==> design/flow/design.v <==
module rad4_reference(
    input [31:0] x,
    input [10:0] y,
    output [31:0] p
    );
    wire [5:0] sign_factor;
    wire [32:0] PP_5;
    wire [32:0] PP_4;
    wire [32:0] PP_3;
    wire [32:0] PP_2;
    wire [32:0] PP_1;
    wire [32:0] PP_0;
    wire [2:0] tmp1;
    wire [2:0] tmp0;
    assign tmp1 = {y[10],y[10:9]}; 
    assign tmp0 = {y[1:0],1'b0};
    rad4_BE PP5_gen(
        .x1(tmp1),
        .y(x),
        .sign_factor(sign_factor[5]),
        .PP(PP_5)
        );
    rad4_BE PP4_gen(
        .x1(y[9:7]),
        .y(x),
        .sign_factor(sign_factor[4]),
        .PP(PP_4)
        );
    rad4_BE PP3_gen(
        .x1(y[7:5]),
        .y(x),
        .sign_factor(sign_factor[3]),
        .PP(PP_3)
        );
    rad4_BE PP2_gen(
        .x1(y[5:3]),
        .y(x),
        .sign_factor(sign_factor[2]),
        .PP(PP_2)
        );
    rad4_BE PP1_gen(
        .x1(y[3:1]),
        .y(x),
        .sign_factor(sign_factor[1]),
        .PP(PP_1)
        );
    rad4_BE PP0_gen(
        .x1(tmp0),
        .y(x),
        .sign_factor(sign_factor[0]),
        .PP(PP_0)
        );
    PP_add Final(
        .sign_factor(sign_factor),
        .PP_5(PP_5),
        .PP_4(PP_4),
        .PP_3(PP_3),
        .PP_2(PP_2),
        .PP_1(PP_1),
        .PP_0(PP_0),
        .p(p)
        );
endmodule
module rad4_BE(
    input [2:0] x1,
    input [31:0] y,
    output sign_factor,
    output [32:0] PP
    );
    wire one, two, sign;
    code encode_block(
        .one(one),
        .two(two),
        .sign(sign),
        .y2(x1[2]),
        .y1(x1[1]),
        .y0(x1[0])
        );
    wire [32:0] tmp1_pp; 
    assign tmp1_pp = {y[31],y};  
    wire [33:0] out1;
    assign out1[0] = sign;
    genvar i;
    generate
        for ( i = 0; i < 33; i = i+1 )
            begin : pp_rad4_first 
            product pp_pr(tmp1_pp[i],out1[i],one,two,sign,PP[i],out1[i+1]);
            end
    endgenerate
    sgn_gen sign_gen(one,two,sign,sign_factor);
endmodule
module code(one,two,sign,y2,y1,y0);  
	input y2,y1,y0;                     
	output one,two,sign;                
	wire [1:0]k;                        
	xor x1(one,y0,y1);                  
	xor x2(k[1],y2,y1);                 
	not n1(k[0],one);                   
	and a1(two,k[0],k[1]);              
	assign sign=y2;                     
endmodule   
module product(x1,x0,one,two,sign,p,i);
	input x1,x0,sign,one,two;
	output p,i;
	wire [1:0] k;
	xor xo1(i,x1,sign);
	and a1(k[1],i,one);
	and a0(k[0],x0,two);
	or o1(p,k[1],k[0]);
endmodule
module sgn_gen(one,two,sign,sign_factor);
    input sign,one,two;
    output sign_factor;
    wire k;
    or o1(k,one,two);
    and a1(sign_factor,sign,k);
endmodule
module PP_add(
    input [5:0] sign_factor,
    input [32:0] PP_5,
    input [32:0] PP_4,
    input [32:0] PP_3,
    input [32:0] PP_2,
    input [32:0] PP_1,
    input [32:0] PP_0,
    output [31:0] p
    );
    wire [5:0] E_MSB;
    assign E_MSB[0] = ~ PP_0[32];
    assign E_MSB[1] = ~ PP_1[32];
    assign E_MSB[2] = ~ PP_2[32];
    assign E_MSB[3] = ~ PP_3[32];
    assign E_MSB[4] = ~ PP_4[32];
    assign E_MSB[5] = ~ PP_5[32];
    wire [33:0] sum00_FA;
    wire [33:0] carry00_FA;
    wire [33:0] tmp001_FA;
    wire [33:0] tmp002_FA;
    wire [33:0] tmp003_FA;
    assign tmp001_FA = {E_MSB[0],{3{PP_0[32]}},PP_0[32:4],PP_0[2]};
    assign tmp002_FA = {E_MSB[1],PP_1[32],PP_1[32:2],PP_1[0]};
    assign tmp003_FA = {PP_2,sign_factor[1]};
    genvar i001;
    generate
        for (i001 = 0; i001 < 34; i001 = i001 + 1)
            begin : pp_fad00
            FAd pp_fad(tmp001_FA[i001],tmp002_FA[i001], tmp003_FA[i001], carry00_FA[i001],sum00_FA[i001]);
            end
    endgenerate
    wire [1:0] sum00_HA;
    wire [1:0] carry00_HA;
    wire [1:0] tmp001_HA;
    wire [1:0] tmp002_HA;
    assign tmp001_HA = {1'b1,PP_0[3]};
    assign tmp002_HA = {PP_2[32],PP_1[1]};
    genvar i002;
    generate
        for (i002 = 0; i002 < 2; i002 = i002 + 1)
            begin : pp_had00
            HAd pp_had(tmp001_HA[i002],tmp002_HA[i002],carry00_HA[i002],sum00_HA[i002]);
            end
    endgenerate
    wire [32:0] sum01_FA;
    wire [32:0] carry01_FA;
    wire [32:0] tmp011_FA;
    wire [32:0] tmp012_FA;
    wire [32:0] tmp013_FA;
    assign tmp011_FA = {1'b1,E_MSB[3],PP_3[32],PP_3[32:4],PP_3[2]};
    assign tmp012_FA = {PP_4[32],PP_4[32:2],PP_4[0]};
    assign tmp013_FA = {PP_5[31:0],sign_factor[4]};
    genvar i011;
    generate
        for (i011 = 0; i011 < 33; i011 = i011 + 1)
            begin : pp_fad01
            FAd pp_fad(tmp011_FA[i011],tmp012_FA[i011], tmp013_FA[i011], carry01_FA[i011],sum01_FA[i011]);
            end
    endgenerate
    wire [1:0] sum01_HA;
    wire [1:0] carry01_HA;
    wire [1:0] tmp011_HA;
    wire [1:0] tmp012_HA;
    assign tmp011_HA = {E_MSB[4],PP_3[3]};
    assign tmp012_HA = {PP_5[32],PP_4[1]};
    genvar i012;
    generate
        for (i012 = 0; i012 < 2; i012 = i012 + 1)
            begin : pp_had01
            HAd pp_had(tmp011_HA[i012],tmp012_HA[i012],carry01_HA[i012],sum01_HA[i012]);
            end
    endgenerate
    wire [33:0] sum10_FA;
    wire [33:0] carry10_FA;
    wire [33:0] tmp101_FA;
    wire [33:0] tmp102_FA;
    wire [33:0] tmp103_FA;
    assign tmp101_FA = {E_MSB[2],sum00_HA[1],sum00_FA[33:3],sum00_FA[1]};
    assign tmp102_FA = {carry00_HA[1],carry00_FA[33:2],carry00_HA[0]};
    assign tmp103_FA = {sum01_FA[29:1],sum01_HA[0],sum01_FA[0],PP_3[1:0],sign_factor[2]};
    genvar i010;
    generate
        for (i010 = 0; i010 < 34; i010 = i010 + 1)
            begin : pp_fad10
            FAd pp_fad(tmp101_FA[i010],tmp102_FA[i010], tmp103_FA[i010], carry10_FA[i010],sum10_FA[i010]);
            end
    endgenerate
    wire [1:0] sum10_HA;
    wire [1:0] carry10_HA;
    wire [1:0] tmp101_HA;
    wire [1:0] tmp102_HA;
    assign tmp101_HA = {1'b1,sum00_FA[2]};
    assign tmp102_HA = {sum01_FA[30],carry00_FA[1]};
    genvar i013;
    generate
        for (i013 = 0; i013 < 2; i013 = i013 + 1)
            begin : pp_had11
            HAd pp_had(tmp101_HA[i013],tmp102_HA[i013],carry10_HA[i013],sum10_HA[i013]);
            end
    endgenerate
    wire [32:0] sum20_FA;
    wire [32:0] carry20_FA;
    wire [32:0] tmp201_FA;
    wire [32:0] tmp202_FA;
    wire [32:0] tmp203_FA;
    assign tmp201_FA = {carry10_HA[1],sum10_HA[1],sum10_FA[33:4],sum10_FA[1]};
    assign tmp202_FA = {sum01_FA[31],carry10_FA[33:3],carry10_HA[0]};
    assign tmp203_FA = {carry01_FA[30:1],carry01_HA[0],carry01_FA[0],sign_factor[3]};
    genvar i020;
    generate
        for (i020 = 0; i020 < 33; i020 = i020 + 1)
            begin : pp_fad20
            FAd pp_fad(tmp201_FA[i020],tmp202_FA[i020], tmp203_FA[i020], carry20_FA[i020],sum20_FA[i020]);
            end
    endgenerate
    wire [3:0] sum20_HA;
    wire [3:0] carry20_HA;
    wire [3:0] tmp201_HA;
    wire [3:0] tmp202_HA;
    assign tmp201_HA = {sum01_HA[1],sum01_FA[32],sum10_FA[3:2]};
    assign tmp202_HA = {carry01_FA[32:31],carry10_FA[2:1]};
    genvar i021;
    generate
        for (i021 = 0; i021 < 4; i021 = i021 + 1)
            begin : pp_had21
            HAd pp_had(tmp201_HA[i021],tmp202_HA[i021],carry20_HA[i021],sum20_HA[i021]);
            end
    endgenerate
    wire  sum30_FA;
    wire  carry30_FA;
    FAd pp_fad(sum20_FA[2],carry20_FA[1], sign_factor[5], carry30_FA,sum30_FA);
    wire [32:0] sum30_HA;
    wire [32:0] carry30_HA;
    wire [32:0] tmp301_HA;
    wire [32:0] tmp302_HA;
    assign tmp301_HA = {carry01_HA[1],sum20_HA[3:2],sum20_FA[32:3]};
    assign tmp302_HA = {carry20_HA[3:2],carry20_FA[32:2]};
    genvar i031;
    generate
        for (i031 = 0; i031 < 33; i031 = i031 + 1)
            begin : pp_had31
            HAd pp_had(tmp301_HA[i031],tmp302_HA[i031],carry30_HA[i031],sum30_HA[i031]);
            end
    endgenerate
    wire [44:0] tmp_sum;
    wire [44:0] tmp_add1;
    wire [44:0] tmp_add2;
    assign tmp_add1 = {1'b0,sum30_HA,sum30_FA,sum20_FA[1],sum20_HA[1:0],sum20_FA[0],sum10_HA[0],sum10_FA[0],sum00_HA[0],sum00_FA[0],PP_0[1:0]};
    assign tmp_add2 = {carry30_HA,carry30_FA,1'b0,carry20_HA[1:0],carry20_FA[0],1'b0,carry10_FA[0],1'b0,carry00_FA[0],2'b0,sign_factor[0]}; 
    assign tmp_sum = tmp_add1 + tmp_add2;
    assign p = tmp_sum[41:10];
endmodule
module FAd(a,b,c,cy,sm);
	input a,b,c;
	output cy,sm;
	wire x,y,z;
	xor x1(x,a,b);
	xor x2(sm,x,c);
	and a1(y,a,b);
	and a2(z,x,c);
	or o1(cy,y,z);
endmodule 
module HAd(a,b,cy,sm);
	input a,b;
	output cy,sm;
	xor x1(sm,a,b);
	and a1(cy,a,b);
endmodule 
module rad4_reference1(
    input [31:0] x,
    input [10:0] y,
    output [31:0] p
    );
    wire [5:0] sign_factor;
    wire [32:0] PP_5;
    wire [32:0] PP_4;
    wire [32:0] PP_3;
    wire [32:0] PP_2;
    wire [32:0] PP_1;
    wire [32:0] PP_0;
    wire [2:0] tmp1;
    wire [2:0] tmp0;
    assign tmp1 = {y[10],y[10:9]}; 
    assign tmp0 = {y[1:0],1'b0};
    rad4_BE1 PP5_gen(
        .x1(tmp1),
        .y(x),
        .sign_factor(sign_factor[5]),
        .PP(PP_5)
        );
    rad4_BE1 PP4_gen(
        .x1(y[9:7]),
        .y(x),
        .sign_factor(sign_factor[4]),
        .PP(PP_4)
        );
    rad4_BE1 PP3_gen(
        .x1(y[7:5]),
        .y(x),
        .sign_factor(sign_factor[3]),
        .PP(PP_3)
        );
    rad4_BE1 PP2_gen(
        .x1(y[5:3]),
        .y(x),
        .sign_factor(sign_factor[2]),
        .PP(PP_2)
        );
    rad4_BE1 PP1_gen(
        .x1(y[3:1]),
        .y(x),
        .sign_factor(sign_factor[1]),
        .PP(PP_1)
        );
    rad4_BE1 PP0_gen(
        .x1(tmp0),
        .y(x),
        .sign_factor(sign_factor[0]),
        .PP(PP_0)
        );
    PP_add1 Final(
        .sign_factor(sign_factor),
        .PP_5(PP_5),
        .PP_4(PP_4),
        .PP_3(PP_3),
        .PP_2(PP_2),
        .PP_1(PP_1),
        .PP_0(PP_0),
        .p(p)
        );
endmodule
module rad4_BE1(
    input [2:0] x1,
    input [31:0] y,
    output sign_factor,
    output [32:0] PP
    );
    wire one, two, sign;
    code1 encode1_block(
        .one(one),
        .two(two),
        .sign(sign),
        .y2(x1[2]),
        .y1(x1[1]),
        .y0(x1[0])
        );
    wire [32:0] tmp1_pp; 
    assign tmp1_pp = {y[31],y};  
    wire [33:0] out1;
    assign out1[0] = sign;
    genvar i;
    generate
        for ( i = 0; i < 33; i = i+1 )
            begin : pp_rad4_first 
            product1 pp_pr(tmp1_pp[i],out1[i],one,two,sign,PP[i],out1[i+1]);
            end
    endgenerate
    assign sign_factor = sign & (one | two);
endmodule
module code1(one,two,sign,y2,y1,y0);  
	input y2,y1,y0;                     
	output one,two,sign;                
	wire [1:0]k;                        
	xor x1(one,y0,y1);                  
	xor x2(k[1],y2,y1);                 
	not n1(k[0],one);                   
	and a1(two,k[0],k[1]);              
	assign sign=y2;                     
endmodule   
module product1(x1,x0,one,two,sign,p,i);
	input x1,x0,sign,one,two;
	output p,i;
	wire [1:0] k;
	xor xo1(i,x1,sign);
	and a1(k[1],i,one);
	and a0(k[0],x0,two);
	or o1(p,k[1],k[0]);
endmodule
module PP_add1(
    input [5:0] sign_factor,
    input [32:0] PP_5,
    input [32:0] PP_4,
    input [32:0] PP_3,
    input [32:0] PP_2,
    input [32:0] PP_1,
    input [32:0] PP_0,
    output [31:0] p
    );
    wire [5:0] E_MSB;
    assign E_MSB[0] = ~ PP_0[32];
    assign E_MSB[1] = ~ PP_1[32];
    assign E_MSB[2] = ~ PP_2[32];
    assign E_MSB[3] = ~ PP_3[32];
    assign E_MSB[4] = ~ PP_4[32];
    assign E_MSB[5] = ~ PP_5[32];
    wire [33:0] sum00_FA;
    wire [33:0] carry00_FA;
    wire [33:0] tmp001_FA;
    wire [33:0] tmp002_FA;
    wire [33:0] tmp003_FA;
    assign tmp001_FA = {E_MSB[0],{3{PP_0[32]}},PP_0[32:4],PP_0[2]};
    assign tmp002_FA = {E_MSB[1],PP_1[32],PP_1[32:2],PP_1[0]};
    assign tmp003_FA = {PP_2,sign_factor[1]};
    genvar i001;
    generate
        for (i001 = 0; i001 < 34; i001 = i001 + 1)
            begin : pp_FAd100
            FAd1 pp_FAd1(tmp001_FA[i001],tmp002_FA[i001], tmp003_FA[i001], carry00_FA[i001],sum00_FA[i001]);
            end
    endgenerate
    wire [1:0] sum00_HA;
    wire [1:0] carry00_HA;
    wire [1:0] tmp001_HA;
    wire [1:0] tmp002_HA;
    assign tmp001_HA = {1'b1,PP_0[3]};
    assign tmp002_HA = {PP_2[32],PP_1[1]};
    genvar i002;
    generate
        for (i002 = 0; i002 < 2; i002 = i002 + 1)
            begin : pp_HAd100
            HAd1 pp_HAd1(tmp001_HA[i002],tmp002_HA[i002],carry00_HA[i002],sum00_HA[i002]);
            end
    endgenerate
    wire [32:0] sum01_FA;
    wire [32:0] carry01_FA;
    wire [32:0] tmp011_FA;
    wire [32:0] tmp012_FA;
    wire [32:0] tmp013_FA;
    assign tmp011_FA = {1'b1,E_MSB[3],PP_3[32],PP_3[32:4],PP_3[2]};
    assign tmp012_FA = {PP_4[32],PP_4[32:2],PP_4[0]};
    assign tmp013_FA = {PP_5[31:0],sign_factor[4]};
    genvar i011;
    generate
        for (i011 = 0; i011 < 33; i011 = i011 + 1)
            begin : pp_FAd101
            FAd1 pp_FAd1(tmp011_FA[i011],tmp012_FA[i011], tmp013_FA[i011], carry01_FA[i011],sum01_FA[i011]);
            end
    endgenerate
    wire [1:0] sum01_HA;
    wire [1:0] carry01_HA;
    wire [1:0] tmp011_HA;
    wire [1:0] tmp012_HA;
    assign tmp011_HA = {E_MSB[4],PP_3[3]};
    assign tmp012_HA = {PP_5[32],PP_4[1]};
    genvar i012;
    generate
        for (i012 = 0; i012 < 2; i012 = i012 + 1)
            begin : pp_HAd101
            HAd1 pp_HAd1(tmp011_HA[i012],tmp012_HA[i012],carry01_HA[i012],sum01_HA[i012]);
            end
    endgenerate
    wire [33:0] sum10_FA;
    wire [33:0] carry10_FA;
    wire [33:0] tmp101_FA;
    wire [33:0] tmp102_FA;
    wire [33:0] tmp103_FA;
    assign tmp101_FA = {E_MSB[2],sum00_HA[1],sum00_FA[33:3],sum00_FA[1]};
    assign tmp102_FA = {carry00_HA[1],carry00_FA[33:2],carry00_HA[0]};
    assign tmp103_FA = {sum01_FA[29:1],sum01_HA[0],sum01_FA[0],PP_3[1:0],sign_factor[2]};
    genvar i010;
    generate
        for (i010 = 0; i010 < 34; i010 = i010 + 1)
            begin : pp_FAd110
            FAd1 pp_FAd1(tmp101_FA[i010],tmp102_FA[i010], tmp103_FA[i010], carry10_FA[i010],sum10_FA[i010]);
            end
    endgenerate
    wire [1:0] sum10_HA;
    wire [1:0] carry10_HA;
    wire [1:0] tmp101_HA;
    wire [1:0] tmp102_HA;
    assign tmp101_HA = {1'b1,sum00_FA[2]};
    assign tmp102_HA = {sum01_FA[30],carry00_FA[1]};
    genvar i013;
    generate
        for (i013 = 0; i013 < 2; i013 = i013 + 1)
            begin : pp_HAd111
            HAd1 pp_HAd1(tmp101_HA[i013],tmp102_HA[i013],carry10_HA[i013],sum10_HA[i013]);
            end
    endgenerate
    wire [32:0] sum20_FA;
    wire [32:0] carry20_FA;
    wire [32:0] tmp201_FA;
    wire [32:0] tmp202_FA;
    wire [32:0] tmp203_FA;
    assign tmp201_FA = {carry10_HA[1],sum10_HA[1],sum10_FA[33:4],sum10_FA[1]};
    assign tmp202_FA = {sum01_FA[31],carry10_FA[33:3],carry10_HA[0]};
    assign tmp203_FA = {carry01_FA[30:1],carry01_HA[0],carry01_FA[0],sign_factor[3]};
    genvar i020;
    generate
        for (i020 = 0; i020 < 33; i020 = i020 + 1)
            begin : pp_FAd120
            FAd1 pp_FAd1(tmp201_FA[i020],tmp202_FA[i020], tmp203_FA[i020], carry20_FA[i020],sum20_FA[i020]);
            end
    endgenerate
    wire [3:0] sum20_HA;
    wire [3:0] carry20_HA;
    wire [3:0] tmp201_HA;
    wire [3:0] tmp202_HA;
    assign tmp201_HA = {sum01_HA[1],sum01_FA[32],sum10_FA[3:2]};
    assign tmp202_HA = {carry01_FA[32:31],carry10_FA[2:1]};
    genvar i021;
    generate
        for (i021 = 0; i021 < 4; i021 = i021 + 1)
            begin : pp_HAd121
            HAd1 pp_HAd1(tmp201_HA[i021],tmp202_HA[i021],carry20_HA[i021],sum20_HA[i021]);
            end
    endgenerate
    wire  sum30_FA;
    wire  carry30_FA;
    FAd1 pp_FAd1(sum20_FA[2],carry20_FA[1], sign_factor[5], carry30_FA,sum30_FA);
    wire [32:0] sum30_HA;
    wire [32:0] carry30_HA;
    wire [32:0] tmp301_HA;
    wire [32:0] tmp302_HA;
    assign tmp301_HA = {carry01_HA[1],sum20_HA[3:2],sum20_FA[32:3]};
    assign tmp302_HA = {carry20_HA[3:2],carry20_FA[32:2]};
    genvar i031;
    generate
        for (i031 = 0; i031 < 33; i031 = i031 + 1)
            begin : pp_HAd131
            HAd1 pp_HAd1(tmp301_HA[i031],tmp302_HA[i031],carry30_HA[i031],sum30_HA[i031]);
            end
    endgenerate
    wire [44:0] tmp_sum;
    wire [44:0] tmp_add1;
    wire [44:0] tmp_add2;
    assign tmp_add1 = {1'b0,sum30_HA,sum30_FA,sum20_FA[1],sum20_HA[1:0],sum20_FA[0],sum10_HA[0],sum10_FA[0],sum00_HA[0],sum00_FA[0],PP_0[1:0]};
    assign tmp_add2 = {carry30_HA,carry30_FA,1'b0,carry20_HA[1:0],carry20_FA[0],1'b0,carry10_FA[0],1'b0,carry00_FA[0],2'b0,sign_factor[0]}; 
    assign tmp_sum = tmp_add1 + tmp_add2;
    assign p = tmp_sum[41:10];
endmodule
module FAd1(a,b,c,cy,sm);
	input a,b,c;
	output cy,sm;
	wire x,y,z;
	xor x1(x,a,b);
	xor x2(sm,x,c);
	and a1(y,a,b);
	and a2(z,x,c);
	or o1(cy,y,z);
endmodule 
module HAd1(a,b,cy,sm);
	input a,b;
	output cy,sm;
	xor x1(sm,a,b);
	and a1(cy,a,b);
endmodule 
module rad4_reference2(
    input [31:0] x,
    input [10:0] y,
    output [31:0] p
    );
    wire [5:0] sign_factor;
    wire [32:0] PP_5;
    wire [32:0] PP_4;
    wire [32:0] PP_3;
    wire [32:0] PP_2;
    wire [32:0] PP_1;
    wire [32:0] PP_0;
    wire [2:0] tmp1;
    wire [2:0] tmp0;
    assign tmp1 = {y[10],y[10:9]}; 
    assign tmp0 = {y[1:0],1'b0};
    rad4_BE2 PP5_gen(
        .x1(tmp1),
        .y(x),
        .sign_factor(sign_factor[5]),
        .PP(PP_5)
        );
    rad4_BE2 PP4_gen(
        .x1(y[9:7]),
        .y(x),
        .sign_factor(sign_factor[4]),
        .PP(PP_4)
        );
    rad4_BE2 PP3_gen(
        .x1(y[7:5]),
        .y(x),
        .sign_factor(sign_factor[3]),
        .PP(PP_3)
        );
    rad4_BE2 PP2_gen(
        .x1(y[5:3]),
        .y(x),
        .sign_factor(sign_factor[2]),
        .PP(PP_2)
        );
    rad4_BE2 PP1_gen(
        .x1(y[3:1]),
        .y(x),
        .sign_factor(sign_factor[1]),
        .PP(PP_1)
        );
    rad4_BE2 PP0_gen(
        .x1(tmp0),
        .y(x),
        .sign_factor(sign_factor[0]),
        .PP(PP_0)
        );
    PP_add2 Final(
        .sign_factor(sign_factor),
        .PP_5(PP_5),
        .PP_4(PP_4),
        .PP_3(PP_3),
        .PP_2(PP_2),
        .PP_1(PP_1),
        .PP_0(PP_0),
        .p(p)
        );
endmodule
module rad4_BE2(
    input [2:0] x1,
    input [31:0] y,
    output sign_factor,
    output [32:0] PP
    );
    wire one, two, sign;
    code2 encode2_block(
        .one(one),
        .two(two),
        .sign(sign),
        .y2(x1[2]),
        .y1(x1[1]),
        .y0(x1[0])
        );
    wire [32:0] tmp1_pp; 
    assign tmp1_pp = {y[31],y};  
    wire [33:0] out1;
    assign out1[0] = sign;
    genvar i;
    generate
        for ( i = 0; i < 33; i = i+1 )
            begin : pp_rad4_first 
            product2 pp_pr(tmp1_pp[i],out1[i],one,two,sign,PP[i],out1[i+1]);
            end
    endgenerate
    assign sign_factor = sign & (one | two);
endmodule
module code2(one,two,sign,y2,y1,y0);  
	input y2,y1,y0;                     
	output one,two,sign;                
	wire [1:0]k;                        
	xor x1(one,y0,y1);                  
	xor x2(k[1],y2,y1);                 
	not n1(k[0],one);                   
	and a1(two,k[0],k[1]);              
	assign sign=y2;                     
endmodule   
module product2(x1,x0,one,two,sign,p,i);
	input x1,x0,sign,one,two;
	output p,i;
	wire [1:0] k;
	xor xo1(i,x1,sign);
	and a1(k[1],i,one);
	and a0(k[0],x0,two);
	or o1(p,k[1],k[0]);
endmodule
module PP_add2(
    input [5:0] sign_factor,
    input [32:0] PP_5,
    input [32:0] PP_4,
    input [32:0] PP_3,
    input [32:0] PP_2,
    input [32:0] PP_1,
    input [32:0] PP_0,
    output [31:0] p
    );
    wire [5:0] E_MSB;
    assign E_MSB[0] = ~ PP_0[32];
    assign E_MSB[1] = ~ PP_1[32];
    assign E_MSB[2] = ~ PP_2[32];
    assign E_MSB[3] = ~ PP_3[32];
    assign E_MSB[4] = ~ PP_4[32];
    assign E_MSB[5] = ~ PP_5[32];
    wire [33:0] sum00_FA;
    wire [33:0] carry00_FA;
    wire [33:0] tmp001_FA;
    wire [33:0] tmp002_FA;
    wire [33:0] tmp003_FA;
    assign tmp001_FA = {E_MSB[0],{3{PP_0[32]}},PP_0[32:4],PP_0[2]};
    assign tmp002_FA = {E_MSB[1],PP_1[32],PP_1[32:2],PP_1[0]};
    assign tmp003_FA = {PP_2,sign_factor[1]};
    genvar i001;
    generate
        for (i001 = 0; i001 < 34; i001 = i001 + 1)
            begin : pp_FAd200
            FAd2 pp_FAd2(tmp001_FA[i001],tmp002_FA[i001], tmp003_FA[i001], carry00_FA[i001],sum00_FA[i001]);
            end
    endgenerate
    wire [1:0] sum00_HA;
    wire [1:0] carry00_HA;
    wire [1:0] tmp001_HA;
    wire [1:0] tmp002_HA;
    assign tmp001_HA = {1'b1,PP_0[3]};
    assign tmp002_HA = {PP_2[32],PP_1[1]};
    genvar i002;
    generate
        for (i002 = 0; i002 < 2; i002 = i002 + 1)
            begin : pp_HAd200
            HAd2 pp_HAd2(tmp001_HA[i002],tmp002_HA[i002],carry00_HA[i002],sum00_HA[i002]);
            end
    endgenerate
    wire [32:0] sum01_FA;
    wire [32:0] carry01_FA;
    wire [32:0] tmp011_FA;
    wire [32:0] tmp012_FA;
    wire [32:0] tmp013_FA;
    assign tmp011_FA = {1'b1,E_MSB[3],PP_3[32],PP_3[32:4],PP_3[2]};
    assign tmp012_FA = {PP_4[32],PP_4[32:2],PP_4[0]};
    assign tmp013_FA = {PP_5[31:0],sign_factor[4]};
    genvar i011;
    generate
        for (i011 = 0; i011 < 33; i011 = i011 + 1)
            begin : pp_FAd201
            FAd2 pp_FAd2(tmp011_FA[i011],tmp012_FA[i011], tmp013_FA[i011], carry01_FA[i011],sum01_FA[i011]);
            end
    endgenerate
    wire [1:0] sum01_HA;
    wire [1:0] carry01_HA;
    wire [1:0] tmp011_HA;
    wire [1:0] tmp012_HA;
    assign tmp011_HA = {E_MSB[4],PP_3[3]};
    assign tmp012_HA = {PP_5[32],PP_4[1]};
    genvar i012;
    generate
        for (i012 = 0; i012 < 2; i012 = i012 + 1)
            begin : pp_HAd201
            HAd2 pp_HAd2(tmp011_HA[i012],tmp012_HA[i012],carry01_HA[i012],sum01_HA[i012]);
            end
    endgenerate
    wire [33:0] sum10_FA;
    wire [33:0] carry10_FA;
    wire [33:0] tmp101_FA;
    wire [33:0] tmp102_FA;
    wire [33:0] tmp103_FA;
    assign tmp101_FA = {E_MSB[2],sum00_HA[1],sum00_FA[33:3],sum00_FA[1]};
    assign tmp102_FA = {carry00_HA[1],carry00_FA[33:2],carry00_HA[0]};
    assign tmp103_FA = {sum01_FA[29:1],sum01_HA[0],sum01_FA[0],PP_3[1:0],sign_factor[2]};
    genvar i010;
    generate
        for (i010 = 0; i010 < 34; i010 = i010 + 1)
            begin : pp_FAd210
            FAd2 pp_FAd2(tmp101_FA[i010],tmp102_FA[i010], tmp103_FA[i010], carry10_FA[i010],sum10_FA[i010]);
            end
    endgenerate
    wire [1:0] sum10_HA;
    wire [1:0] carry10_HA;
    wire [1:0] tmp101_HA;
    wire [1:0] tmp102_HA;
    assign tmp101_HA = {1'b1,sum00_FA[2]};
    assign tmp102_HA = {sum01_FA[30],carry00_FA[1]};
    genvar i013;
    generate
        for (i013 = 0; i013 < 2; i013 = i013 + 1)
            begin : pp_HAd211
            HAd2 pp_HAd2(tmp101_HA[i013],tmp102_HA[i013],carry10_HA[i013],sum10_HA[i013]);
            end
    endgenerate
    wire [32:0] sum20_FA;
    wire [32:0] carry20_FA;
    wire [32:0] tmp201_FA;
    wire [32:0] tmp202_FA;
    wire [32:0] tmp203_FA;
    assign tmp201_FA = {carry10_HA[1],sum10_HA[1],sum10_FA[33:4],sum10_FA[1]};
    assign tmp202_FA = {sum01_FA[31],carry10_FA[33:3],carry10_HA[0]};
    assign tmp203_FA = {carry01_FA[30:1],carry01_HA[0],carry01_FA[0],sign_factor[3]};
    genvar i020;
    generate
        for (i020 = 0; i020 < 33; i020 = i020 + 1)
            begin : pp_FAd220
            FAd2 pp_FAd2(tmp201_FA[i020],tmp202_FA[i020], tmp203_FA[i020], carry20_FA[i020],sum20_FA[i020]);
            end
    endgenerate
    wire [3:0] sum20_HA;
    wire [3:0] carry20_HA;
    wire [3:0] tmp201_HA;
    wire [3:0] tmp202_HA;
    assign tmp201_HA = {sum01_HA[1],sum01_FA[32],sum10_FA[3:2]};
    assign tmp202_HA = {carry01_FA[32:31],carry10_FA[2:1]};
    genvar i021;
    generate
        for (i021 = 0; i021 < 4; i021 = i021 + 1)
            begin : pp_HAd221
            HAd2 pp_HAd2(tmp201_HA[i021],tmp202_HA[i021],carry20_HA[i021],sum20_HA[i021]);
            end
    endgenerate
    wire  sum30_FA;
    wire  carry30_FA;
    FAd2 pp_FAd2(sum20_FA[2],carry20_FA[1], sign_factor[5], carry30_FA,sum30_FA);
    wire [32:0] sum30_HA;
    wire [32:0] carry30_HA;
    wire [32:0] tmp301_HA;
    wire [32:0] tmp302_HA;
    assign tmp301_HA = {carry01_HA[1],sum20_HA[3:2],sum20_FA[32:3]};
    assign tmp302_HA = {carry20_HA[3:2],carry20_FA[32:2]};
    genvar i031;
    generate
        for (i031 = 0; i031 < 33; i031 = i031 + 1)
            begin : pp_HAd231
            HAd2 pp_HAd2(tmp301_HA[i031],tmp302_HA[i031],carry30_HA[i031],sum30_HA[i031]);
            end
    endgenerate
    wire [44:0] tmp_sum;
    wire [44:0] tmp_add1;
    wire [44:0] tmp_add2;
    assign tmp_add1 = {1'b0,sum30_HA,sum30_FA,sum20_FA[1],sum20_HA[1:0],sum20_FA[0],sum10_HA[0],sum10_FA[0],sum00_HA[0],sum00_FA[0],PP_0[1:0]};
    assign tmp_add2 = {carry30_HA,carry30_FA,1'b0,carry20_HA[1:0],carry20_FA[0],1'b0,carry10_FA[0],1'b0,carry00_FA[0],2'b0,sign_factor[0]}; 
    assign tmp_sum = tmp_add1 + tmp_add2;
    assign p = tmp_sum[41:10];
endmodule
module FAd2(a,b,c,cy,sm);
	input a,b,c;
	output cy,sm;
	wire x,y,z;
	xor x1(x,a,b);
	xor x2(sm,x,c);
	and a1(y,a,b);
	and a2(z,x,c);
	or o1(cy,y,z);
endmodule 
module HAd2(a,b,cy,sm);
	input a,b;
	output cy,sm;
	xor x1(sm,a,b);
	and a1(cy,a,b);
endmodule 
module rad4_reference3(
    input [31:0] x,
    input [10:0] y,
    output [31:0] p
    );
    wire [5:0] sign_factor;
    wire [32:0] PP_5;
    wire [32:0] PP_4;
    wire [32:0] PP_3;
    wire [32:0] PP_2;
    wire [32:0] PP_1;
    wire [32:0] PP_0;
    wire [2:0] tmp1;
    wire [2:0] tmp0;
    assign tmp1 = {y[10],y[10:9]}; 
    assign tmp0 = {y[1:0],1'b0};
    rad4_BE3 PP5_gen(
        .x1(tmp1),
        .y(x),
        .sign_factor(sign_factor[5]),
        .PP(PP_5)
        );
    rad4_BE3 PP4_gen(
        .x1(y[9:7]),
        .y(x),
        .sign_factor(sign_factor[4]),
        .PP(PP_4)
        );
    rad4_BE3 PP3_gen(
        .x1(y[7:5]),
        .y(x),
        .sign_factor(sign_factor[3]),
        .PP(PP_3)
        );
    rad4_BE3 PP2_gen(
        .x1(y[5:3]),
        .y(x),
        .sign_factor(sign_factor[2]),
        .PP(PP_2)
        );
    rad4_BE3 PP1_gen(
        .x1(y[3:1]),
        .y(x),
        .sign_factor(sign_factor[1]),
        .PP(PP_1)
        );
    rad4_BE3 PP0_gen(
        .x1(tmp0),
        .y(x),
        .sign_factor(sign_factor[0]),
        .PP(PP_0)
        );
    PP_add3 Final(
        .sign_factor(sign_factor),
        .PP_5(PP_5),
        .PP_4(PP_4),
        .PP_3(PP_3),
        .PP_2(PP_2),
        .PP_1(PP_1),
        .PP_0(PP_0),
        .p(p)
        );
endmodule
module rad4_BE3(
    input [2:0] x1,
    input [31:0] y,
    output sign_factor,
    output [32:0] PP
    );
    wire one, two, sign;
    code3 encode3_block(
        .one(one),
        .two(two),
        .sign(sign),
        .y2(x1[2]),
        .y1(x1[1]),
        .y0(x1[0])
        );
    wire [32:0] tmp1_pp; 
    assign tmp1_pp = {y[31],y};  
    wire [33:0] out1;
    assign out1[0] = sign;
    genvar i;
    generate
        for ( i = 0; i < 33; i = i+1 )
            begin : pp_rad4_first 
            product3 pp_pr(tmp1_pp[i],out1[i],one,two,sign,PP[i],out1[i+1]);
            end
    endgenerate
    assign sign_factor = sign & (one | two);
endmodule
module code3(one,two,sign,y2,y1,y0);  
	input y2,y1,y0;                     
	output one,two,sign;                
	wire [1:0]k;                        
	xor x1(one,y0,y1);                  
	xor x2(k[1],y2,y1);                 
	not n1(k[0],one);                   
	and a1(two,k[0],k[1]);              
	assign sign=y2;                     
endmodule   
module product3(x1,x0,one,two,sign,p,i);
	input x1,x0,sign,one,two;
	output p,i;
	wire [1:0] k;
	xor xo1(i,x1,sign);
	and a1(k[1],i,one);
	and a0(k[0],x0,two);
	or o1(p,k[1],k[0]);
endmodule
module PP_add3(
    input [5:0] sign_factor,
    input [32:0] PP_5,
    input [32:0] PP_4,
    input [32:0] PP_3,
    input [32:0] PP_2,
    input [32:0] PP_1,
    input [32:0] PP_0,
    output [31:0] p
    );
    wire [5:0] E_MSB;
    assign E_MSB[0] = ~ PP_0[32];
    assign E_MSB[1] = ~ PP_1[32];
    assign E_MSB[2] = ~ PP_2[32];
    assign E_MSB[3] = ~ PP_3[32];
    assign E_MSB[4] = ~ PP_4[32];
    assign E_MSB[5] = ~ PP_5[32];
    wire [33:0] sum00_FA;
    wire [33:0] carry00_FA;
    wire [33:0] tmp001_FA;
    wire [33:0] tmp002_FA;
    wire [33:0] tmp003_FA;
    assign tmp001_FA = {E_MSB[0],{3{PP_0[32]}},PP_0[32:4],PP_0[2]};
    assign tmp002_FA = {E_MSB[1],PP_1[32],PP_1[32:2],PP_1[0]};
    assign tmp003_FA = {PP_2,sign_factor[1]};
    genvar i001;
    generate
        for (i001 = 0; i001 < 34; i001 = i001 + 1)
            begin : pp_FAd300
            FAd3 pp_FAd3(tmp001_FA[i001],tmp002_FA[i001], tmp003_FA[i001], carry00_FA[i001],sum00_FA[i001]);
            end
    endgenerate
    wire [1:0] sum00_HA;
    wire [1:0] carry00_HA;
    wire [1:0] tmp001_HA;
    wire [1:0] tmp002_HA;
    assign tmp001_HA = {1'b1,PP_0[3]};
    assign tmp002_HA = {PP_2[32],PP_1[1]};
    genvar i002;
    generate
        for (i002 = 0; i002 < 2; i002 = i002 + 1)
            begin : pp_HAd300
            HAd3 pp_HAd3(tmp001_HA[i002],tmp002_HA[i002],carry00_HA[i002],sum00_HA[i002]);
            end
    endgenerate
    wire [32:0] sum01_FA;
    wire [32:0] carry01_FA;
    wire [32:0] tmp011_FA;
    wire [32:0] tmp012_FA;
    wire [32:0] tmp013_FA;
    assign tmp011_FA = {1'b1,E_MSB[3],PP_3[32],PP_3[32:4],PP_3[2]};
    assign tmp012_FA = {PP_4[32],PP_4[32:2],PP_4[0]};
    assign tmp013_FA = {PP_5[31:0],sign_factor[4]};
    genvar i011;
    generate
        for (i011 = 0; i011 < 33; i011 = i011 + 1)
            begin : pp_FAd301
            FAd3 pp_FAd3(tmp011_FA[i011],tmp012_FA[i011], tmp013_FA[i011], carry01_FA[i011],sum01_FA[i011]);
            end
    endgenerate
    wire [1:0] sum01_HA;
    wire [1:0] carry01_HA;
    wire [1:0] tmp011_HA;
    wire [1:0] tmp012_HA;
    assign tmp011_HA = {E_MSB[4],PP_3[3]};
    assign tmp012_HA = {PP_5[32],PP_4[1]};
    genvar i012;
    generate
        for (i012 = 0; i012 < 2; i012 = i012 + 1)
            begin : pp_HAd301
            HAd3 pp_HAd3(tmp011_HA[i012],tmp012_HA[i012],carry01_HA[i012],sum01_HA[i012]);
            end
    endgenerate
    wire [33:0] sum10_FA;
    wire [33:0] carry10_FA;
    wire [33:0] tmp101_FA;
    wire [33:0] tmp102_FA;
    wire [33:0] tmp103_FA;
    assign tmp101_FA = {E_MSB[2],sum00_HA[1],sum00_FA[33:3],sum00_FA[1]};
    assign tmp102_FA = {carry00_HA[1],carry00_FA[33:2],carry00_HA[0]};
    assign tmp103_FA = {sum01_FA[29:1],sum01_HA[0],sum01_FA[0],PP_3[1:0],sign_factor[2]};
    genvar i010;
    generate
        for (i010 = 0; i010 < 34; i010 = i010 + 1)
            begin : pp_FAd310
            FAd3 pp_FAd3(tmp101_FA[i010],tmp102_FA[i010], tmp103_FA[i010], carry10_FA[i010],sum10_FA[i010]);
            end
    endgenerate
    wire [1:0] sum10_HA;
    wire [1:0] carry10_HA;
    wire [1:0] tmp101_HA;
    wire [1:0] tmp102_HA;
    assign tmp101_HA = {1'b1,sum00_FA[2]};
    assign tmp102_HA = {sum01_FA[30],carry00_FA[1]};
    genvar i013;
    generate
        for (i013 = 0; i013 < 2; i013 = i013 + 1)
            begin : pp_HAd311
            HAd3 pp_HAd3(tmp101_HA[i013],tmp102_HA[i013],carry10_HA[i013],sum10_HA[i013]);
            end
    endgenerate
    wire [32:0] sum20_FA;
    wire [32:0] carry20_FA;
    wire [32:0] tmp201_FA;
    wire [32:0] tmp202_FA;
    wire [32:0] tmp203_FA;
    assign tmp201_FA = {carry10_HA[1],sum10_HA[1],sum10_FA[33:4],sum10_FA[1]};
    assign tmp202_FA = {sum01_FA[31],carry10_FA[33:3],carry10_HA[0]};
    assign tmp203_FA = {carry01_FA[30:1],carry01_HA[0],carry01_FA[0],sign_factor[3]};
    genvar i020;
    generate
        for (i020 = 0; i020 < 33; i020 = i020 + 1)
            begin : pp_FAd320
            FAd3 pp_FAd3(tmp201_FA[i020],tmp202_FA[i020], tmp203_FA[i020], carry20_FA[i020],sum20_FA[i020]);
            end
    endgenerate
    wire [3:0] sum20_HA;
    wire [3:0] carry20_HA;
    wire [3:0] tmp201_HA;
    wire [3:0] tmp202_HA;
    assign tmp201_HA = {sum01_HA[1],sum01_FA[32],sum10_FA[3:2]};
    assign tmp202_HA = {carry01_FA[32:31],carry10_FA[2:1]};
    genvar i021;
    generate
        for (i021 = 0; i021 < 4; i021 = i021 + 1)
            begin : pp_HAd321
            HAd3 pp_HAd3(tmp201_HA[i021],tmp202_HA[i021],carry20_HA[i021],sum20_HA[i021]);
            end
    endgenerate
    wire  sum30_FA;
    wire  carry30_FA;
    FAd3 pp_FAd3(sum20_FA[2],carry20_FA[1], sign_factor[5], carry30_FA,sum30_FA);
    wire [32:0] sum30_HA;
    wire [32:0] carry30_HA;
    wire [32:0] tmp301_HA;
    wire [32:0] tmp302_HA;
    assign tmp301_HA = {carry01_HA[1],sum20_HA[3:2],sum20_FA[32:3]};
    assign tmp302_HA = {carry20_HA[3:2],carry20_FA[32:2]};
    genvar i031;
    generate
        for (i031 = 0; i031 < 33; i031 = i031 + 1)
            begin : pp_HAd331
            HAd3 pp_HAd3(tmp301_HA[i031],tmp302_HA[i031],carry30_HA[i031],sum30_HA[i031]);
            end
    endgenerate
    wire [44:0] tmp_sum;
    wire [44:0] tmp_add1;
    wire [44:0] tmp_add2;
    assign tmp_add1 = {1'b0,sum30_HA,sum30_FA,sum20_FA[1],sum20_HA[1:0],sum20_FA[0],sum10_HA[0],sum10_FA[0],sum00_HA[0],sum00_FA[0],PP_0[1:0]};
    assign tmp_add2 = {carry30_HA,carry30_FA,1'b0,carry20_HA[1:0],carry20_FA[0],1'b0,carry10_FA[0],1'b0,carry00_FA[0],2'b0,sign_factor[0]}; 
    assign tmp_sum = tmp_add1 + tmp_add2;
    assign p = tmp_sum[41:10];
endmodule
module FAd3(a,b,c,cy,sm);
	input a,b,c;
	output cy,sm;
	wire x,y,z;
	xor x1(x,a,b);
	xor x2(sm,x,c);
	and a1(y,a,b);
	and a2(z,x,c);
	or o1(cy,y,z);
endmodule 
module HAd3(a,b,cy,sm);
	input a,b;
	output cy,sm;
	xor x1(sm,a,b);
	and a1(cy,a,b);
endmodule 
module fos_exact_tra_v1(
    input [31:0] x_in,
    input [10:0] a1,
    input clk,
    input reset,
    output [31:0] y_out);
    wire [31:0] b1x;
    wire [31:0] a1y;
    wire signed [31:0] sum0_next;
    wire signed [31:0] sum1;
    reg signed [31:0] sum0;
    rad4_reference mult(sum1,a1,a1y);
    assign y_out = sum0 + x_in;
    assign sum1 = y_out;
    assign sum0_next = a1y - x_in;
    always @ (posedge clk)
    if (reset) begin
        sum0 <= 32'b0;
    end else begin
        sum0 <= sum0_next;
    end
endmodule
module fos_exact_v1(
    input [31:0] x_in,
    input [10:0] a1,
    input clk,
    input reset,
    output [31:0] y_out);
    wire signed [31:0] Data_feedforward;
    wire signed [31:0] Data_feedback;
    wire signed [31:0] sum0;
    reg signed  [31:0] Samples_in1; 
    reg signed  [31:0] Samples_in2; 
    reg signed  [31:0] Samples_out; 
    assign Data_feedforward = {Samples_in2}; 
    assign y_out = Samples_in1 - Data_feedforward - Data_feedback; 
    rad4_reference mult(Samples_out,a1,Data_feedback);
   always @ (posedge clk) 
   if(reset == 1) begin
         Samples_in1 <= 0; 
         Samples_in2 <= 0; 
         Samples_out <= 0; 
      end 
   else begin 
      Samples_in1 <= x_in; 
      Samples_in2 <= Samples_in1; 
      Samples_out <= y_out; 
   end 
endmodule
module fos_exact_tra_v2(
    input [31:0] x_in,
    input [10:0] a1,
    input clk,
    input reset,
    output [31:0] y_out);
    wire [31:0] b1x;
    wire [31:0] a1y;
    wire signed [31:0] sum0_next;
    wire signed [31:0] sum1;
    reg signed [31:0] sum0;
    rad4_reference1 mult(sum1,a1,a1y);
    assign y_out = sum0 + x_in;
    assign sum1 = y_out;
    assign sum0_next = a1y - x_in;
    always @ (posedge clk)
    if (reset) begin
        sum0 <= 32'b0;
    end else begin
        sum0 <= sum0_next;
    end
endmodule
module fos_exact_v2(
    input [31:0] x_in,
    input [10:0] a1,
    input clk,
    input reset,
    output [31:0] y_out);
    wire signed [31:0] Data_feedforward;
    wire signed [31:0] Data_feedback;
    wire signed [31:0] sum0;
    reg signed  [31:0] Samples_in1; 
    reg signed  [31:0] Samples_in2; 
    reg signed  [31:0] Samples_out; 
    assign Data_feedforward = {Samples_in2}; 
    assign y_out = Samples_in1 - Data_feedforward - Data_feedback; 
    rad4_reference1 mult(Samples_out,a1,Data_feedback);
   always @ (posedge clk) 
   if(reset == 1) begin
         Samples_in1 <= 0; 
         Samples_in2 <= 0; 
         Samples_out <= 0; 
      end 
   else begin 
      Samples_in1 <= x_in; 
      Samples_in2 <= Samples_in1; 
      Samples_out <= y_out; 
   end 
endmodule
module fos_exact_tra_v3(
    input [31:0] x_in,
    input [10:0] a1,
    input [10:0] b1,
    input clk,
    input reset,
    output [31:0] y_out);
    wire [31:0] b1x;
    wire [31:0] a1y;
    wire signed [31:0] sum0_next;
    wire signed [31:0] sum1;
    reg signed [31:0] sum0;
    rad4_reference2 mult(x_in,b1,b1x);
    rad4_reference2 mult2(sum1,a1,a1y);
    assign y_out = sum0 + x_in;
    assign sum1 = y_out;
    assign sum0_next = b1x + a1y;
    always @ (posedge clk)
    if (reset) begin
        sum0 <= 32'b0;
    end else begin
        sum0 <= sum0_next;
    end
endmodule
module fos_exact_v3(
    input [31:0] x_in,
    input [10:0] a1,
    input [10:0] b1,
    input clk,
    input reset,
    output [31:0] y_out);
    wire signed [31:0] Data_feedforward;
    wire signed [31:0] Data_feedback;
    wire signed [31:0] sum0;
    reg signed  [31:0] Samples_in1; 
    reg signed  [31:0] Samples_in2; 
    reg signed  [31:0] Samples_out; 
    assign y_out = Samples_in1 + Data_feedforward - Data_feedback; 
    rad4_reference2 mult(Samples_out,a1,Data_feedback);
    rad4_reference2 mult1(Samples_in2,b1,Data_feedforward);                     
   always @ (posedge clk) 
   if(reset == 1) begin
         Samples_in1 <= 0; 
         Samples_in2 <= 0; 
         Samples_out <= 0; 
      end 
   else begin 
      Samples_in1 <= x_in; 
      Samples_in2 <= Samples_in1; 
      Samples_out <= y_out; 
   end 
endmodule
module fos_exact_tra_v4(
    input [31:0] x_in,
    input [10:0] a1,
    input clk,
    input reset,
    output [31:0] y_out);
    wire [31:0] b1x;
    wire [31:0] a1y;
    wire signed [31:0] sum0_next;
    wire signed [31:0] sum1;
    reg signed [31:0] sum0;
    rad4_reference3 mult(sum1,a1,a1y);
    assign y_out = sum0 + x_in;
    assign sum1 = y_out;
    assign sum0_next = a1y;
    always @ (posedge clk)
    if (reset) begin
        sum0 <= 32'b0;
    end else begin
        sum0 <= sum0_next;
    end
endmodule
module fos_exact_v4(
    input [31:0] x_in,
    input [10:0] a1,
    input clk,
    input reset,
    output [31:0] y_out);
    wire signed [31:0] Data_feedforward;
    wire signed [31:0] Data_feedback;
    wire signed [31:0] sum0;
    reg signed  [31:0] Samples_in1; 
    reg signed  [31:0] Samples_in2; 
    reg signed  [31:0] Samples_out; 
    assign y_out = Samples_in1 - Data_feedback; 
    rad4_reference3 mult(Samples_out,a1,Data_feedback);
   always @ (posedge clk) 
   if(reset == 1) begin
         Samples_in1 <= 0; 
         Samples_in2 <= 0; 
         Samples_out <= 0; 
      end 
   else begin 
      Samples_in1 <= x_in; 
      Samples_in2 <= Samples_in1; 
      Samples_out <= y_out; 
   end 
endmodule
module a_filter_reference_32x11(
    input [31:0] x_in,
    input clk,
    input [5:0] reset,
    output [31:0] y_out);
    wire [10:0] a1_1;
    wire [10:0] a1_2;
    wire [10:0] a1_3;
    wire [10:0] a1_4;
    wire [10:0] b1;
    assign a1_1 = -11'sd208;
    assign a1_2 = -11'sd1021;
    assign a1_3 = -11'sd930;
    assign a1_4 = -11'sd1010;
    assign b1 = 11'sd307;
    wire [31:0] y_1;
    wire [31:0] y_2;
    wire [31:0] y_3;
    wire [31:0] y_4;
    wire [31:0] y_5;
    fos_exact_v4 first_stage(x_in,a1_4,clk,reset[0],y_1);
    fos_exact_v3 second_stage(y_1,a1_3,b1,clk,reset[1],y_2);
    fos_exact_v2 third_stage(y_2,a1_2,clk,reset[2],y_3);
    fos_exact_v2 fourth_stage(y_3,a1_2,clk,reset[3],y_4);
    fos_exact_v1 fifth_stage(y_4,a1_1,clk,reset[4],y_5);
    fos_exact_v1 sixth_stage(y_5,a1_1,clk,reset[5],y_out);
endmodule
==> design/flow/run.sh <==
#!/bin/bash
# the make line also repeats each setting of config.mk as NAME=value (left out here)
make -C /OpenROAD-flow-scripts/flow DESIGN_CONFIG=/design/flow/config.mk WORK_HOME=/design/flow/orfs CLKGATE_MAP_FILE= finish
==> design/flow/config.mk <==
export PLATFORM = sky130hd
export DESIGN_NAME = a_filter_reference_32x11
export DESIGN_NICKNAME = a_filter_reference_32x11
export VERILOG_FILES = /design/flow/design.v
export SDC_FILE = /design/flow/constraint.sdc
export NUM_CORES = 4
export LEC_CHECK = 0
export CAP_MARGIN = 20
export CORE_MARGIN = 2
export CORE_UTILIZATION = 72
export CTS_CLUSTER_SIZE = 95
export PLACE_DENSITY = 0.38
export SETUP_SLACK_MARGIN = 1.03
export SLEW_MARGIN = 20
export TNS_END_PERCENT = 10
==> design/flow/constraint.sdc <==
create_clock -name core_clock -period 3.64 [get_ports {clk}]
set_input_delay 0.7280 -clock core_clock [delete_from_list [all_inputs] [get_ports {clk}]]
set_output_delay 0.7280 -clock core_clock [all_outputs]
set_load 0.01 [all_outputs]
==> CHANGELOG.md, run 1 <==
### Changed

- Run status: stopped before the end
- Halt Stage: clock tree synthesis
- Err: [ERROR DPL-0033] detailed placement checks failed during check placement.
- EDFF count, synth: 0
- Syn Area/Cell: 8.702 um2
- Core Box Area: 75950 um2
- Dpl hpwl: 136900 um
- Yosys synthesis chip area: ~55000 um2
- Cell total in the yosys stat output: approximately 6400
- And+or+nand+nor area frac: a little over a tenth
- Share of Yosys cell area claimed by the top area cell type: 25.51%
- Die extent in x: ~280 um
- Top cells by count: inv_1 (1581), ha_1 (1128), nor2_1 (625)
- Die ar.: approximately 79000 um2
- Area fraction in mux cells: less than 1%
- IO Port Bufs: about 70
- Post-synthesis sequential area ratio: roughly a fifth
- Cell type with the largest total area: ha_1
- Syn_nets: 7954
- Adder Area Share: 41.07%
- Gpl congestion: roughly 0.96
- DP Area: ~70000 um2
- Top Ports: around 71
- Cell count after synthesis: about 6400
- Yosys cell types: ~76
- Ys Warns: 4
- Ys flop type: dfxtp_1
- Count leader, synth: inv_1
- Biggest area cells: ha_1 (26%), dfxtp_1 (20%), fa_1 (16%)
- Aoi share: roughly 11%
- # rows: around 100
- Height of the die: around 280 um
- Seq cells post-synth: about 540
- FP Util: between 70% and 80%
- Mapped cell area: 55320 um2
- Asr flop ratio synth: 0%
- XOR Share, Synth: under 10%
- Comb area leader: adder cells
per-stage QoR:
step	setup WS [ps]	std cells
2_1_floorplan	-2826	6357
3_3_place_gp	-3267	8802
3_5_place_dp	-3630	8802
==> run 2, diff against run 1 <==
CORE_UTILIZATION = 40   (was 72)
CTS_CLUSTER_SIZE = not set   (was 95)
PLACE_DENSITY = not set   (was 0.38)
SETUP_SLACK_MARGIN = not set   (was 1.03)
TNS_END_PERCENT = not set   (was 10)
clock period = 5.54 ns   (was 3.64 ns; I/O delays follow)
==> run 2 against run 1 <==
  * The layout now fails its checks (negative setup slack)
  * Synthesized cell count is the same
  * Die area grew 79%
  * Area after synthesis is the same
==> CHANGELOG.md, run 2 <==
### Physical design

- Run status: complete, but fails checks (was stopped before the end)
- Layout check faults: negative setup slack
- Filler cells: 11606
- Crit path DRT: 4430 ps
- Ant diodes: 0
- Share of Yosys cell area claimed by the top area cell type: 25.51% (unchanged)
- Clk pin slew, worst setup/hold paths: roughly 60 ps
- Yosys synthesis chip area: 55320 um2 (unchanged)
- Seq cells post-synth: 544 (unchanged)
- Hold path endpoint: fifth_stage.Samples_in2[19]
- FP Util: 40.28% (was 72.84%)
- # rows: 136 (was 101)
- Cell count after synthesis: 6357 (unchanged)
- CTS tree: built
- Gpl congestion: 0.8822 (was 0.9565)
- Count leader, synth: inv_1 (unchanged)
- Gate Area: approximately 46000 um2
- Htree depth: 3
- Synthesis-to-finish area growth: 44.23%
- Cell total in the yosys stat output: 6357 (unchanged)
- CP endpoint kind: primary output
- Reg2reg setup slack: -1410 ps
- Cell type with the largest total area: ha_1 (unchanged)
- Worst-case reg-to-reg path depth: 28
- Crit path DAT: ~7000 ps
- Dpl hpwl: 111800 um (was 136900 um)
- Post-synthesis sequential area ratio: 19.69% (unchanged)
- Max Slew Vio Count: 0
- Die ar.: 141300 um2 (was 79070 um2)
- Final hold vios: 0
- Adder Area Share: 41.07% (unchanged)
- CP most frequent cell: ha_4
- Final WL: about 140000 um
- Setup TNS: -180880 ps
- Worst setup path end: y_out[26]
- Syn Area/Cell: 8.702 um2 (unchanged)
- Critical path's largest stage delay: approximately 570 ps
- Clock tree buffer depth: 3
- Max-slew headroom: a little under a third
- First-pass GRT wire length: approximately 230000 um
- Die extent in x: 375.9 um (was 281.2 um)
- Worst r2r src: second_stage.Samples_in2[11]
- Height of the die: 375.9 um (was 281.2 um)
- And+or+nand+nor area frac: 10.87% (unchanged)
- Ys Warns: 4 (unchanged)
- Final setup vio count: ~270
- Avg WL per Cell: 14.40 um
- WP buf/inv: 11
- 1st-pass router iterations: 5
- DR vias: roughly 46000
- Vias per inst: around 4.7
- Final Core Density: approximately 58%
- Clk ins delay skew pair: 680 ps
- Routed Antenna Nets: 0
- Comb area leader: adder cells (unchanged)
- Crit-path max FO: 3
- Vias in the first global route: 49516
- Storage cell area: around 11000 um2
- Top cells by count: inv_1 (1581), ha_1 (1128), nor2_1 (625) (unchanged)
- Hold Crit Class: reg2reg
- Mapped cell area: 55320 um2 (unchanged)
- Residual DRC: 0
- Area fraction in mux cells: 0.1968% (unchanged)
- Clock Sinks: about 540
- Core Box Area: 137300 um2 (was 75950 um2)
- Ys flop type: dfxtp_1 (unchanged)
- EDFF count, synth: 0 (unchanged)
- Reg-to-reg endpoint: second_stage.Samples_out[28]
- Post-route cell area: between 70000 and 80000 um2
- Biggest area cells: ha_1 (26%), dfxtp_1 (20%), fa_1 (16%) (unchanged)
- Cycle use final: 143.7%
- Slowest stage cell, crit path: fa_1
- Root buffer cell: clkbuf_16
- Setup crit start: sixth_stage.Samples_out[5]
- RSZ-0062 raised after global routing: true
- # hold bufs at CTS: 0
- Pin count of the biggest net entering global routing: between 70 and 80
- Asr flop ratio synth: 0% (unchanged)
- XOR Share, Synth: 5.788% (unchanged)
- Critical path class: reg2out
- DP Area: 70780 um2 (was 69280 um2)
- Top Ports: 71 (unchanged)
- Slew @ Worst Pin: 1028 ps
- CTS Buf Count: about 70
- GRT Residual Overflow: 0
- Log Warnings: between 100 and 150
- Hold Path Depth: 2
- Maxcap violations: 0
- Fmax: roughly 0.13 GHz
- Period minus WS final: approximately 8000 ps
- DRT iter0 DRCs: 1280
- Setup slack after layout: -2422 ps
- Startpoint types: flip-flop
- Gr usage total: between 10% and 20%
- NumNets Final: 9474
- IO Port Bufs: 70 (unchanged)
- CP delay by family, top: adder cells
- CP Depth: 34
- Aoi share: 11.13% (unchanged)
- Yosys cell types: 76 (unchanged)
- Initial antenna violation count: 2
- Syn_nets: 7954 (unchanged)
- Clock Skews: 44.31 ps
- Hold path start: fifth_stage.Samples_in1[19]
[run 2: what timing repair did]
item | in CTS | in global routing
setup endpoints to repair | 275 | 306
pin swaps | 409 | 433
gates resized | 708 | 472
buffers inserted | 125 | 86
[run 2: cell type report]
class | count | share of cell area [%]
multi-input cells | 4155 | 57.88
well taps | 1794 | 2.813
flip-flops and latches | 544 | 13.91
inverters | 1581 | 7.457
clock buffers | 92 | 2.426
repair buffers | 1525 | 15.02
clock inverters | 30 | 0.4877
[run 2: per-stage QoR]
step | hold WS [ps] | setup WS, ps | std cells
floorplan | 413.6 | -1099 | 6357
global placement | 454.2 | -1990 | 9424
detailed placement | 462.4 | -2070 | 9424
CTS | 441.4 | -2345 | 9658
global route | 468.7 | -2654 | 9721
finish | 451.0 | -2422 | 9721
[run 2: metal layers]
layer	part of all wire (%)	global-route usage (%)	vias to the layer above
met1	38	20.17	21920
met3	2.0	2.296	305
met5	0.011	0	-
li1	-	-	23308
met2	55	39.41	503
met4	4.6	8.684	2
==> run 3, diff against run 2 <==
CORE_UTILIZATION = 72   (was 40)
CTS_CLUSTER_SIZE = 60   (was not set)
MAX_ROUTING_LAYER = met4   (was not set)
PLACE_DENSITY_LB_ADDON = 0.0   (was not set)
SETUP_SLACK_MARGIN = 2.11   (was not set)
clock period = 7.46 ns   (was 5.54 ns; I/O delays follow)
==> run 3 against run 2 <==
  * The layout still fails its checks (negative setup slack)
  * First-iteration DRC count rose to 4.1 times the previous value
  * Design area down 14%
  * Area after synthesis unchanged
  * Via count up 9.8%
  * Synthesized cell count unchanged
  * Register-to-register slack better by 590 ps
  * Die area down 44%
  * Routed wire length up 43%
  * Highest routed layer is now met4
==> CHANGELOG.md, run 3 <==
### Physical design

- Run status: complete, but fails checks (unchanged)
- Layout check faults: negative setup slack (unchanged)
- Root buffer cell: clkbuf_16 (unchanged)
- XOR Share, Synth: 5.788% (unchanged)
- Syn Area/Cell: 8.702 um2 (unchanged)
- Post-synthesis sequential area ratio: 19.69% (unchanged)
- Clk ins delay skew pair: 650 ps (was 680 ps)
- DP Area: 60850 um2 (was 70780 um2)
- GRT Residual Overflow: 0 (unchanged)
- Clock Skews: 30.23 ps (was 44.31 ps)
- Gr usage total: 41.03% (was 19.69%)
- First-pass GRT wire length: 248400 um (was 229300 um)
- # rows: 101 (was 136)
- Area fraction in mux cells: 0.1968% (unchanged)
- DR vias: 50554 (was 46038)
- Clk pin slew, worst setup/hold paths: 70 ps (was 60 ps)
- Hold path start: fifth_stage.Samples_in1[18] (was fifth_stage.Samples_in1[19])
- Period minus WS final: approximately 8700 ps
- Comb area leader: adder cells (unchanged)
- Share of Yosys cell area claimed by the top area cell type: 25.51% (unchanged)
- Dpl ws: -411.9 ps (was -2070 ps)
- Final Core Density: 90.76% (was 58.10%)
- Final WL: 199800 um (was 140000 um)
- Log Warnings: 129 (unchanged)
- Max Slew Vio Count: 0 (unchanged)
- Final hold vios: 0 (unchanged)
- Avg WL per Cell: 25.36 um (was 14.40 um)
- Worst r2r src: second_stage.Samples_out[13] (was second_stage.Samples_in2[11])
- Vias per inst: 6.416 (was 4.736)
- Synthesis-to-finish area growth: 24.60% (was 44.23%)
- Reg2reg setup slack: -820 ps (was -1410 ps)
- Core Box Area: 75950 um2 (was 137300 um2)
- Residual DRC: 0 (unchanged)
- CP endpoint kind: primary output (unchanged)
- Hold Path Depth: 2 (unchanged)
- Final setup vio count: 44 (was 273)
- Fmax: roughly 0.11 GHz
- Hold Crit Class: reg2reg (unchanged)
- Cell type with the largest total area: ha_1 (unchanged)
- Initial antenna violation count: 11 (was 2)
- Ys flop type: dfxtp_1 (unchanged)
- Slew @ Worst Pin: 1290 ps (was 1028 ps)
- Crit-path max FO: 3 (unchanged)
- Cycle use final: 116.7% (was 143.7%)
- Vias in the first global route: 48936 (was 49516)
- Asr flop ratio synth: 0% (unchanged)
- Max-slew headroom: 13.40% (was 31.42%)
- Maxcap violations: 0 (unchanged)
- Syn_nets: 7954 (unchanged)
- Reg-to-reg endpoint: third_stage.Samples_in1[28] (was second_stage.Samples_out[28])
- Aoi share: 11.13% (unchanged)
- Top Ports: 71 (unchanged)
- 1st-pass router iterations: 14 (was 5)
- Routed Antenna Nets: 0 (unchanged)
- WP buf/inv: 5 (was 11)
- Mapped cell area: 55320 um2 (unchanged)
- Cell count after synthesis: 6357 (unchanged)
- Top cells by count: inv_1 (1581), ha_1 (1128), nor2_1 (625) (unchanged)
- Adder Area Share: 41.07% (unchanged)
- NumNets Final: 8380 (was 9474)
- Hold path endpoint: fifth_stage.Samples_in2[18] (was fifth_stage.Samples_in2[19])
- Pin count of the biggest net entering global routing: 98 (was 78)
- Slowest stage cell, crit path: fa_1 (unchanged)
- Clock tree buffer depth: 3 (unchanged)
- Worst-case reg-to-reg path depth: 30 (was 28)
- CP delay by family, top: adder cells (unchanged)
- Post-route cell area: 68930 um2 (was 79790 um2)
- CTS tree: built (unchanged)
- Yosys cell types: 76 (unchanged)
- Setup TNS: -32070 ps (was -180880 ps)
- IO Port Bufs: 70 (unchanged)
- Startpoint types: flip-flop (unchanged)
- CP Depth: 30 (was 34)
- Critical path class: reg2out (unchanged)
- Critical path's largest stage delay: 790 ps (was 570 ps)
- RSZ-0062 raised after global routing: true (unchanged)
- Crit path DRT: 5970 ps (was 4430 ps)
- And+or+nand+nor area frac: 10.87% (unchanged)
- CTS Buf Count: 68 (was 70)
- Cell total in the yosys stat output: 6357 (unchanged)
- Height of the die: 281.2 um (was 375.9 um)
- Ys Warns: 4 (unchanged)
- Crit path DAT: 7220 ps (was 6850 ps)
- Seq cells post-synth: 544 (unchanged)
- Biggest area cells: ha_1 (26%), dfxtp_1 (20%), fa_1 (16%) (unchanged)
- Die ar.: 79070 um2 (was 141300 um2)
- Gpl congestion: 0.9657 (was 0.8822)
- FP Util: 72.84% (was 40.28%)
- Worst setup path end: y_out[26] (unchanged)
- Dpl hpwl: 108200 um (was 111800 um)
- Setup crit start: sixth_stage.Samples_out[3] (was sixth_stage.Samples_out[5])
- Clock Sinks: 544 (unchanged)
- DRT iter0 DRCs: 5207 (was 1280)
- EDFF count, synth: 0 (unchanged)
- Yosys synthesis chip area: 55320 um2 (unchanged)
- Setup slack after layout: -1247 ps (was -2422 ps)
- Htree depth: 3 (unchanged)
- Count leader, synth: inv_1 (unchanged)
- Die extent in x: 281.2 um (was 375.9 um)
## run 3: metrics by stage
step / cells / hold slack [ps]
6_report: 7879 / 459.9
5_1_grt: 7879 / 475.9
4_1_cts: 7778 / 454.4
3_5_place_dp: 7536 / 455.5
3_3_place_gp: 7536 / 448.9
2_1_floorplan: 6357 / 413.6
## run 3: area by class of cell
type	count	area [um2]
repair buffers	433	3503
clock buffers	87	1916
fillers	3017	7020
inverters	1581	5957
flip-flops and latches	544	11160
clock inverters	37	471.7
multi-input cells	4155	44600
diodes	12	30.03
well taps	1030	1289
## run 3: per-layer routing
metal / GRT usage, % / vias up / wire length [um]
li1: - / 21177 / -
met1: 42.07 / 23752 / 64770
met2: 72.26 / 3743 / 91560
met3: 5.844 / 1882 / 20350
met4: 28.78 / 0 / 23120
met5: - / - / 0
## run 3: what timing repair did
item / in CTS / in global routing
resized: 562 / 387
setup endpoints to repair: 303 / 329
buffers inserted: 118 / 89
pin swaps: 290 / 337
hold buffers: 0 / 0
